Design drawing_line_top, start of the top module:
module drawing_line_top(
    input logic clk,
    input logic rst,
    output logic Hsync,
    output logic Vsync,
    output logic [3:0] vgaRed,
    output logic [3:0] vgaGreen,
    output logic [3:0] vgaBlue,
    input logic [11:0] x0,y0,x1,y1,
    output logic disp_en,
    output logic vga_clk,
    output logic [11:0] v_cntr, h_cntr
    );
For scale: roughly 4,900 cells after synthesis, roughly 290 flip-flops, about 90 I/O pins, roughly 0.032 mm^2 of cells after synthesis.
export LEC_CHECK = 0
export ABC_AREA = 1
export CAP_MARGIN = 20
export CORE_MARGIN = 2
export CORE_UTILIZATION = 47
export CTS_CLUSTER_SIZE = 88
export MAX_ROUTING_LAYER = met4
export MIN_ROUTING_LAYER = met2
export PLACE_DENSITY = 0.79
export SLEW_MARGIN = 0
export TNS_END_PERCENT = 50
create_clock -name core_clock -period 5.86 [get_ports {clk}]
run.sh (not shown) runs the stock make flow with config.mk's settings and CLKGATE_MAP_FILE=.
The first run failed in global routing (5_1_grt) with GRT-0116.
Rerun with:
- ABC_AREA: 1 -> default
- CORE_UTILIZATION: 47 -> 40
- CTS_CLUSTER_SIZE: 88 -> default
- MAX_ROUTING_LAYER: met4 -> default
- MIN_ROUTING_LAYER: met2 -> default
- PLACE_DENSITY: 0.79 -> default
- SLEW_MARGIN: 0 -> 20
- TNS_END_PERCENT: 50 -> default
- clock period: 5.86 -> 10.0 ns (I/O delays scaled with it)
What happened: This time the run finished with timing, DRC and antenna clean; area after synthesis falls by 4.7%; die size rises by 12%; synthesized cell count falls by 21%.
Rerun with:
- CORE_UTILIZATION: 40 -> 33
- clock period: 10.0 -> 13.5 ns (I/O delays scaled with it)
=> Sequential share of layout area is lower by 0.20 points; core utilization drops by 7.7 points; global-route usage falls by 4.8 points; sequential power drops by a quarter to a third; first-iteration DRC count goes down slightly; worst setup slack is better by 3.6 ns.
Rerun with:
- CORE_MARGIN: 2 -> 4
- CORE_UTILIZATION: 33 -> 40
- SETUP_SLACK_MARGIN: default -> -0.85
- TNS_END_PERCENT: default -> 35
- clock period: 13.5 -> 10.0 ns (I/O delays scaled with it)
Utilization goes up by 7.8 points.
Die area goes down by about a fifth.
Routed wire length goes up slightly.
Synthesized cell count is unchanged.
First-iteration DRC count goes up by a few percent.
Worst hold slack improves by 0.0056 ns.

* * *

## job 4383
drawing_line_top again, from the RTL that the note above started with.
clock: 4.22 ns
lec_check: 0
cap_margin: 20
core_margin: 2
core_utilization: 70
cts_cluster_diameter: 354
max_routing_layer: met4
slew_margin: 20
Job 4383 did not run to completion, as it errored out during global routing (5_1_grt).
> inputs changed (job 4383 -> job 8201)
- an added CTS_CLUSTER_SIZE of 22
- an added SETUP_SLACK_MARGIN of 0.86
- an added HOLD_SLACK_MARGIN of -0.08
- a change of the clock period (ns, I/O delays scaled along) from 4.22 to 5.02
==> results <==
Job 8201 against job 4383: worst-case setup slack after placement has increased; routability congestion estimate from global placement has increased; adder and majority gate portion of the synthesized area level; count of buffers added by post-CTS timing repair for setup went up. Looking at job 4383 and job 8201, the share of flip-flops with an asynchronous set or reset is a wash. Job 8201 reached the final stage; the timing, design-rule and antenna checks on its layout passed.
Modified inputs, job 6398 compared to job 8201
- a change of CTS_CLUSTER_DIAMETER from 354 to 357
- a change of CTS_CLUSTER_SIZE from 22 to 38
- a change of CAP_MARGIN from 20 to 5
- a deleted HOLD_SLACK_MARGIN that had been -0.08
- a deleted SETUP_SLACK_MARGIN that had been 0.86
- a change of CORE_UTILIZATION from 70 to 69
- a change of the clock period (ns, I/O delays scaled along) from 5.02 to 3.95
==> comparison <==
Run status, job 6398: aborted in global routing (5_1_grt), error GRT-0232. Re count of port buffers added during placement: no difference whatsoever between job 6398 and job 8201. Job 6398 vs job 8201: half-perimeter wire length after placement up by a little under 10%. Compared with job 8201, job 6398 shows a higher core footprint. Compared with job 8201, in job 6398 cell count after placement picked up an extra about 11%; routability congestion estimate picked up an extra 0.016; total cell area at the placement stage picked up an extra 12%.
> inputs changed (job 6398 -> job 3956)
- CTS_CLUSTER_DIAMETER no longer set, was 357
- CORE_UTILIZATION now 40, was 69
- CAP_MARGIN now 20, was 5
- MAX_ROUTING_LAYER no longer set, was met4
- CTS_CLUSTER_SIZE no longer set, was 38
- the clock period (ns, I/O delays scaled along) now 6.11, was 3.95
## What came out
Job 3956: no failed stages, no open violations at the end. Job 3956 vs job 6398, CTS H-tree depth went up by 1. Taking job 6398 as 1.0, job 3956 lands at 0.869 on cell area reported after detailed placement. Job 6398 → job 3956: number of cells upsized or downsized after cts went down by 259; horizontal extent of the die grew by 66 µm. Re CTS buffer count: job 6398 and job 3956 aren't equal, and the higher value belongs to job 3956. [compare] base=job 6398 new=job 3956: placed wire-length estimate after detailed placement has decreased; die size has increased; standard-cell row count has increased; cell count after placement has decreased; post-placement setup slack has increased.
Inputs modified between job 3956 and job 2525:
- ABC_AREA: unset -> 1
- CTS_CLUSTER_SIZE: unset -> 97
- CORE_UTILIZATION: 40 -> 58
- PLACE_DENSITY_LB_ADDON: unset -> 0.08
- the clock period (ns, I/O delays scaled along): 6.11 -> 4.48
==> comparison <==
Going from job 3956 to job 2525, least setup slack across all paths after layout down 450 ps, core utilization up 23 points.
Compare job 3956 and job 2525 | non-clock buffer count lower: job 3956
Higher total cell area reported by yosys after synthesis was reported by job 2525, not job 3956.
Job 2525 finished all stages; the layout is clean.
Job 2525 vs. job 3956: growth of design area from synthesis to finish rose by 5.5 points; fraction of registers with async set/reset held; fraction of the mapped netlist area in simple logic gates +10 points; global-route usage over all layers went up; combinational group share of total power lower.
Inputs modified between job 2525 and job 6732:
- ABC_AREA no longer set, was 1
- PLACE_DENSITY_LB_ADDON no longer set, was 0.08
- SETUP_SLACK_MARGIN now 1.27, previously not set
- CORE_UTILIZATION now 64, was 58
- CTS_CLUSTER_SIZE no longer set, was 97
- the clock period (ns, I/O delays scaled along) now 6.73, was 4.48
In the tables for job 6732 and job 2525, final non-filler cell total reads lower with job 6732. Looking at number of gates resized after cts across job 6732 and job 2525, the one that comes out higher is job 2525. As of job 6732, largest net degree at the start of global routing had risen by more than half compared to job 2525. Job 6732 against job 2525: mean instance size in the synthesized netlist went up; total power went down; netlist area before placement went down. Largest incremental delay on the critical path delta for job 6732 relative to job 2525: 60 ps lower. [compare] base=job 2525 new=job 6732: areal power density over the cells went down 13%; wire length of the first global-routing pass decreased about 10%. A timing endpoint of the critical path of drw1.D[15] is what job 6732 shows, while drw1.D[8] belongs to job 2525.

* * *

drawing_line_top again, from the RTL that the note above started with.
clock: 4.59 ns
lec_check: 0
abc_area: 0
cap_margin: 15
cell_pad_in_sites_global_placement: 2
core_aspect_ratio: 0.55
core_margin: 10
core_utilization: 65
gpl_timing_driven: 1
max_routing_layer: met5
place_density_lb_addon: 0.01
slew_margin: 30
tns_end_percent: 65
The first run died in global placement without I/O.
Then changed:
- ABC_AREA: 0 -> not set
- CAP_MARGIN: 15 -> 20
- CELL_PAD_IN_SITES_GLOBAL_PLACEMENT: 2 -> not set
- CORE_ASPECT_RATIO: 0.55 -> not set
- CORE_MARGIN: 10 -> 2
- CORE_UTILIZATION: 65 -> 56
- GPL_TIMING_DRIVEN: 1 -> not set
- MAX_ROUTING_LAYER: met5 -> not set
- PLACE_DENSITY_LB_ADDON: 0.01 -> not set
- SLEW_MARGIN: 30 -> 20
- TNS_END_PERCENT: 65 -> not set
- clock period: 4.59 -> 6.11 ns (I/O delays scaled with it)
After rerunning: With this change the flow finished clean; area after synthesis is unchanged; die area is about the same; synthesized cell count is unchanged.
Then changed:
- CORE_UTILIZATION: 56 -> 58
- CTS_CLUSTER_SIZE: not set -> 97
- clock period: 6.11 -> 6.79 ns (I/O delays scaled with it)
Effect: First-iteration DRC count went up by about 11%; via count grows by about 0.54%; clock-buffer cell count came out lower by 1; die size is lower by about 3.4%; worst setup slack is better by 0.24 ns; clock skew came out higher by 0.0054 ns; non-clock buffer count fell by 19; global-route usage is higher by 0.78 points; power is lower by about 12%; core utilization rises by 2.0 points.
Then changed:
- ABC_AREA: not set -> 0
- CORE_ASPECT_RATIO: not set -> 0.71
- CORE_UTILIZATION: 58 -> 70
- CTS_CLUSTER_DIAMETER: not set -> 204
- CTS_CLUSTER_SIZE: 97 -> 72
- SETUP_SLACK_MARGIN: not set -> 1.19
- clock period: 6.79 -> 4.58 ns (I/O delays scaled with it)
Effect:
- Now the flow died in global routing
- die size shrinks by about a fifth
- synthesized cell count is unchanged
- area after synthesis stays the same

* * *

nickel:
drawing_line_top again, from the RTL that the note above started with.
Settings: LEC_CHECK=0, CAP_MARGIN=10, CORE_MARGIN=2, CORE_UTILIZATION=70, CTS_CLUSTER_DIAMETER=354, HOLD_SLACK_MARGIN=-0.1, MAX_ROUTING_LAYER=met4, SETUP_SLACK_MARGIN=0.86, SLEW_MARGIN=20; clock period 5.02 ns.
nickel: ODB-0269 in global routing (5_1_grt) -> run aborted
[inputs] garnet vs nickel
--- a/flow/config.mk
+++ b/flow/config.mk
@@ -7,9 +7,6 @@
 export LEC_CHECK = 0
-export CAP_MARGIN = 10
+export CAP_MARGIN = 20
 export CORE_MARGIN = 2
-export CORE_UTILIZATION = 70
-export CTS_CLUSTER_DIAMETER = 354
-export HOLD_SLACK_MARGIN = -0.1
-export MAX_ROUTING_LAYER = met4
-export SETUP_SLACK_MARGIN = 0.86
+export CORE_UTILIZATION = 62
+export CTS_CLUSTER_SIZE = 95
 export SLEW_MARGIN = 20
==> flow/constraint.sdc <==
create_clock -name core_clock -period 6.32 [get_ports {clk}]
set_input_delay 1.2640 -clock core_clock [delete_from_list [all_inputs] [get_ports {clk}]]
set_output_delay 1.2640 -clock core_clock [all_outputs]
set_load 0.01 [all_outputs]
==> results <==
Re average instance area after synthesis: no difference whatsoever between garnet and nickel.
Of nickel and garnet, garnet shows the higher core area, with nickel below it.
Looking at final weighted congestion in routability-driven placement, garnet sits about 7% lower than nickel does.
nickel terminated abnormally: global routing (5_1_grt) reported ODB-0269.
garnet | stages: all done | timing, DRC, antenna: all pass
### garnet -> zinc
--- a/flow/config.mk
+++ b/flow/config.mk
@@ -7,6 +7,6 @@
 export LEC_CHECK = 0
+export ABC_AREA = 1
 export CAP_MARGIN = 20
 export CORE_MARGIN = 2
-export CORE_UTILIZATION = 62
-export CTS_CLUSTER_SIZE = 95
+export CORE_UTILIZATION = 52
 export SLEW_MARGIN = 20
==> flow/constraint.sdc <==
create_clock -name core_clock -period 4.54 [get_ports {clk}]
set_input_delay 0.9080 -clock core_clock [delete_from_list [all_inputs] [get_ports {clk}]]
set_output_delay 0.9080 -clock core_clock [all_outputs]
set_load 0.01 [all_outputs]
==> results <==
- zinc: all stages complete, timing, DRC and antenna checks passed
- Lower register area share after synthesis goes to zinc over garnet.
- Comparing garnet and zinc, the lower global routing met2 resource utilization is on zinc.
- Relative to garnet, number of logic inverters in the finished layout has increased by about 150% in zinc.
- garnet vs zinc, cell with the largest stage delay on the worst path: a2111oi_0 vs dfstp_2
- Going from garnet to zinc, met3 capacity usage during global routing shrinks by 2.8 points.
- zinc: hold slack lower than garnet
- Setup slack, garnet and zinc, higher one = garnet.
Setup changes, zinc to raven
--- a/flow/config.mk
+++ b/flow/config.mk
@@ -10,3 +10,7 @@
 export CORE_MARGIN = 2
-export CORE_UTILIZATION = 52
+export CORE_UTILIZATION = 71
+export CTS_CLUSTER_DIAMETER = 394
+export CTS_CLUSTER_SIZE = 99
+export PLACE_DENSITY = 0.37
 export SLEW_MARGIN = 20
+export TNS_END_PERCENT = 10
==> flow/constraint.sdc <==
create_clock -name core_clock -period 3.46 [get_ports {clk}]
set_input_delay 0.6920 -clock core_clock [delete_from_list [all_inputs] [get_ports {clk}]]
set_output_delay 0.6920 -clock core_clock [all_outputs]
set_load 0.01 [all_outputs]
Results
- Cmp raven vs zinc: number of standard-cell rows in the floorplan lower in raven
- NOTE y dimension of the die zinc->raven decreased by more than 10%
- In terms of number of register bits inferred by synthesis, zinc and raven differ only marginally.
- Looking across raven and zinc, the single run that reached the end with no open violations was zinc.

* * *

== lagoon ==
drawing_line_top again, from the RTL that the note above started with.
==> flow/config.mk <==
export PLATFORM = sky130hd
export DESIGN_NAME = drawing_line_top
export DESIGN_NICKNAME = drawing_line_top
export VERILOG_FILES = /design/flow/design.v
export SDC_FILE = /design/flow/constraint.sdc
export NUM_CORES = 4
export LEC_CHECK = 0
export ABC_AREA = 0
export CAP_MARGIN = 20
export CORE_ASPECT_RATIO = 0.5
export CORE_MARGIN = 2
export CORE_UTILIZATION = 72
export CTS_CLUSTER_DIAMETER = 394
export CTS_CLUSTER_SIZE = 99
export PLACE_DENSITY = 0.39
export SETUP_SLACK_MARGIN = 0.51
export SLEW_MARGIN = 20
==> flow/constraint.sdc <==
create_clock -name core_clock -period 3.74 [get_ports {clk}]
set_input_delay 0.7480 -clock core_clock [delete_from_list [all_inputs] [get_ports {clk}]]
set_output_delay 0.7480 -clock core_clock [all_outputs]
set_load 0.01 [all_outputs]
lagoon: it failed with a tool error in clock tree synthesis (4_1_cts), so there are no final results.
Changes in juniper relative to lagoon:
Settings: CTS_CLUSTER_DIAMETER now 399, was 394; ABC_AREA now 1, was 0; CTS_CLUSTER_SIZE now 95, was 99; CORE_ASPECT_RATIO no longer set, was 0.5; SETUP_SLACK_MARGIN now -0.31, was 0.51; the clock period (ns, I/O delays scaled along) now 3.7, was 3.74.
Notes after the runs:
juniper | ERROR | global routing (5_1_grt). juniper vs lagoon, die size went up by 2000 µm². Synthesized cell count for juniper: about 26% up relative to lagoon. Relative to lagoon, the die height of juniper is higher by 44%. Compared with lagoon, final weighted congestion of routability-driven global placement in juniper increased by a little under 10%. Comparing lagoon and juniper, the lower detailed placement HPWL is on juniper. In juniper the standard cell area after detailed placement turned out 1.5% lower than in lagoon. As of juniper, cell area after technology mapping had risen by a few percent compared to lagoon.
Modified inputs, sierra compared to juniper
Settings: HOLD_SLACK_MARGIN now -0.09, previously not set; CTS_CLUSTER_DIAMETER now 204, was 399; CORE_UTILIZATION now 70, was 72; SETUP_SLACK_MARGIN now -0.13, was -0.31; PLACE_DENSITY no longer set, was 0.39; CTS_CLUSTER_SIZE now 72, was 95; the clock period (ns, I/O delays scaled along) now 3.76, was 3.7.
### Flow results
sierra: it failed during global routing (5_1_grt), and the tool reported GRT-0232.
Per the comparison of sierra with juniper, placed cell area decreased by 300 µm² relative to the old numbers, area fraction in compound gates closely matched the old numbers, cell count after placement decreased by about 0.66% relative to the old numbers.
NOTE quantity of gates resized following cts juniper->sierra increased by more than 100%
Weighted congestion reported at the end of routability-driven placement (higher): juniper
Going from juniper to sierra, chip area picked up an extra 2.8%, die width moved up.
sierra against juniper: number of standard-cell rows in the floorplan rose 1.3%; starting density of the core fell 1.9 points.

* * *

Starting RTL as in the previous note.
clock: 8.64 ns
lec_check: 0
abc_area: 0
cap_margin: 40
cell_pad_in_sites_global_placement: 0
core_aspect_ratio: 0.55
core_margin: 2
core_utilization: 56
max_routing_layer: met4
place_density_lb_addon: 0.17
slew_margin: 30
Edit:
CAP_MARGIN = 0   (was 40)
CORE_ASPECT_RATIO = 0.73   (was 0.55)
CORE_UTILIZATION = 72   (was 56)
CTS_CLUSTER_DIAMETER = 364   (was unset)
CTS_CLUSTER_SIZE = 22   (was unset)
PLACE_DENSITY_LB_ADDON = 0.01   (was 0.17)
SETUP_SLACK_MARGIN = 0.73   (was unset)
clock period = 5.35 ns   (was 8.64 ns; I/O delays follow)
=> Setup slack got worse by 1.9 ns; via count climbs by 17%; cell area climbs by 10%; cell count climbs by 1.4%; wire length climbs by 11%; clock-buffer cell count drops by 7.
Edit:
ABC_AREA = 1   (was 0)
CAP_MARGIN = 40   (was 0)
CORE_ASPECT_RATIO = 0.55   (was 0.73)
CORE_UTILIZATION = 58   (was 72)
CTS_CLUSTER_DIAMETER = unset   (was 364)
CTS_CLUSTER_SIZE = 37   (was 22)
PLACE_DENSITY = 0.65   (was unset)
PLACE_DENSITY_LB_ADDON = unset   (was 0.01)
SETUP_SLACK_MARGIN = unset   (was 0.73)
clock period = 6.18 ns   (was 5.35 ns; I/O delays follow)
What happened: The changed run ran to the end with no violations. Wire length barely changes. Flip-flop count stays the same. Final area shrinks by 5.7%. Worst hold slack is about the same. Core utilization shrinks by 25 points.
Edit:
ABC_AREA = 0   (was 1)
CORE_UTILIZATION = 72   (was 58)
CTS_CLUSTER_SIZE = 40   (was 37)
clock period = 8.64 ns   (was 6.18 ns; I/O delays follow)
After rerunning: Routed wire length shrinks by 9.7%. First-iteration DRC count grows by 14%. Final cell count shrinks by 21%. Design area shrinks by 5.0%. Hold slack barely changes.
Edit:
CAP_MARGIN = 0   (was 40)
CORE_ASPECT_RATIO = 0.73   (was 0.55)
CTS_CLUSTER_DIAMETER = 364   (was unset)
CTS_CLUSTER_SIZE = 22   (was 40)
PLACE_DENSITY = unset   (was 0.65)
SETUP_SLACK_MARGIN = 0.73   (was unset)
clock period = 5.35 ns   (was 8.64 ns; I/O delays follow)
Routed wire length climbs by about 5%.
Critical path depth is unchanged.
Total power climbs by about 70%.
Hold slack gains 0.014 ns.
Register-to-register slack loses 2.0 ns.
Setup slack loses 2.0 ns.
Synthesized area stays the same.
Clock skew drops by 0.013 ns.
Clock-buffer cell count drops by 14.
Fmax climbs by about 26%.
Edit:
CORE_ASPECT_RATIO = 0.55   (was 0.73)
CORE_UTILIZATION = 70   (was 72)
CTS_CLUSTER_DIAMETER = unset   (was 364)
=> Register-to-register slack gains 0.07 ns; setup slack improves by 0.067 ns; hold slack loses 0.0083 ns; routed wire length barely changes.
Power is estimated from default activity; no workload was simulated.
